// top_coldstorage
module top_coldstorage(
  input         clk,           
  input         rst_n,         
  output        led_fan,       
  output        led_hum,       
  input         sda_lcd_in,
  output        sda_lcd_oe,
  output        scl_lcd,
  input         rx,
  output        tx
);
  wire clk_1MHz = clk;
  wire [127:0] lcd_row1, lcd_row2;
  wire lcd_en, lcd_done;
  wire [7:0] temperature, humidity;
  wire dht_en, dht_data_ready;
  wire [7:0] chr_cmd, chr_val0, chr_val1;
  wire rx_msg_done, en_tx, tx_msg_done;
  logic_controller logic_controller_inst(
    .clk(clk_1MHz),
    .rst_n(rst_n),
    .temperature(temperature),
    .humidity(humidity),
    .dht_en(dht_en),
    .dht_data_ready(dht_data_ready),
    .chr_cmd(chr_cmd),
    .chr_val0(chr_val0),
    .chr_val1(chr_val1),
    .en_tx(en_tx),
    .rx_msg_done(rx_msg_done),
    .tx_msg_done(tx_msg_done),
    .lcd_en(lcd_en),
    .lcd_done(lcd_done),
    .lcd_row1(lcd_row1),
    .lcd_row2(lcd_row2),
    .led_fan(led_fan),
    .led_hum(led_hum)
  );
  dht11_reader dht11_reader_inst(
    .clk(clk_1MHz),
    .rst_n(rst_n),
    .en(dht_en),
    .temperature(temperature),
    .humidity(humidity),
  ...
Size in the first run: roughly 3200 cells after synthesis, roughly 520 flip-flops.
make LEC_CHECK=0 ABC_AREA=1 CAP_MARGIN=40 CELL_PAD_IN_SITES_DETAIL_PLACEMENT=2 CELL_PAD_IN_SITES_GLOBAL_PLACEMENT=0 CORE_MARGIN=9 CORE_UTILIZATION=40 CTS_CLUSTER_DIAMETER=327 GPL_TIMING_DRIVEN=0 MAX_ROUTING_LAYER=met5 SETUP_SLACK_MARGIN=-0.16 SLEW_MARGIN=5 TNS_END_PERCENT=5 finish   # period 3.25 ns
run.sh (not shown) runs the stock make flow with config.mk's settings and CLKGATE_MAP_FILE=.
The starting point aborted during 5_1_grt, error GRT-0232.
==> next run, changes <==
Settings changed: CAP_MARGIN 40 to 20, CELL_PAD_IN_SITES_DETAIL_PLACEMENT 2 to 1, CELL_PAD_IN_SITES_GLOBAL_PLACEMENT 0 to unset, CORE_MARGIN 9 to 2, CTS_CLUSTER_DIAMETER 327 to unset, GPL_TIMING_DRIVEN 0 to unset, MAX_ROUTING_LAYER met5 to unset, SETUP_SLACK_MARGIN -0.16 to 1.47, SLEW_MARGIN 5 to 30, TNS_END_PERCENT 5 to unset.
Clock period 3.25 ns to 10.0 ns, I/O delays scaled along.
Effect: Now the flow completed with no timing, DRC or antenna violations. Synthesized area stays the same. Die size went down by roughly a tenth. Synthesized cell count stays the same.
==> next run, changes <==
Settings changed: ABC_AREA 1 to unset, CELL_PAD_IN_SITES_DETAIL_PLACEMENT 1 to unset, CELL_PAD_IN_SITES_GLOBAL_PLACEMENT set to 1, CORE_ASPECT_RATIO set to 0.5, CORE_UTILIZATION 40 to 69, CTS_CLUSTER_DIAMETER set to 307, CTS_CLUSTER_SIZE set to 98, HOLD_SLACK_MARGIN set to -0.09, PLACE_DENSITY set to 0.38, SETUP_SLACK_MARGIN 1.47 to unset, SLEW_MARGIN 30 to 20, TNS_END_PERCENT set to 15.
The new run did not get past 3_1_place_gp_skip_io.
Area after synthesis went up by 0.96%.
Die area went down by about 40%.
Synthesized cell count went down by about 9%.
==> next run, changes <==
Settings changed: CELL_PAD_IN_SITES_GLOBAL_PLACEMENT 1 to unset, CORE_ASPECT_RATIO 0.5 to unset, CORE_UTILIZATION 69 to 40, CTS_CLUSTER_DIAMETER 307 to unset, CTS_CLUSTER_SIZE 98 to unset, HOLD_SLACK_MARGIN -0.09 to unset, PLACE_DENSITY 0.38 to unset, TNS_END_PERCENT 15 to unset.
What happened: This time the run went through all stages and came out clean; synthesized cell count does not change; synthesized area is unchanged; die size is higher by 70%.
==> next run, changes <==
Settings changed: CORE_UTILIZATION 40 to 24.
Clock period 10.0 ns to 11.1 ns, I/O delays scaled along.
Result: Setup slack gains 0.75 ns. Hold slack is worse by 0.0060 ns. Fmax drops by 6.1%. Critical path depth is unchanged. Routed wire length decreases by about 1.8%. Non-clock buffer count is unchanged. Final cell count went up by about 17%. Area after synthesis stays the same. Global-route usage goes down by 7.7 points.
==> next run, changes <==
Settings changed: CORE_UTILIZATION 24 to 70.
Clock period 11.1 ns to 6.72 ns, I/O delays scaled along.
=> Global-route usage rises by 22 points; total power came out higher by about 55%; wire length rises by about 1.7%; area after synthesis is unchanged; synthesized cell count stays the same; die area goes down by 65%; maximum frequency increases by about 4.3%; design area goes down by about 5%.
Power and IR drop assume default switching activity.
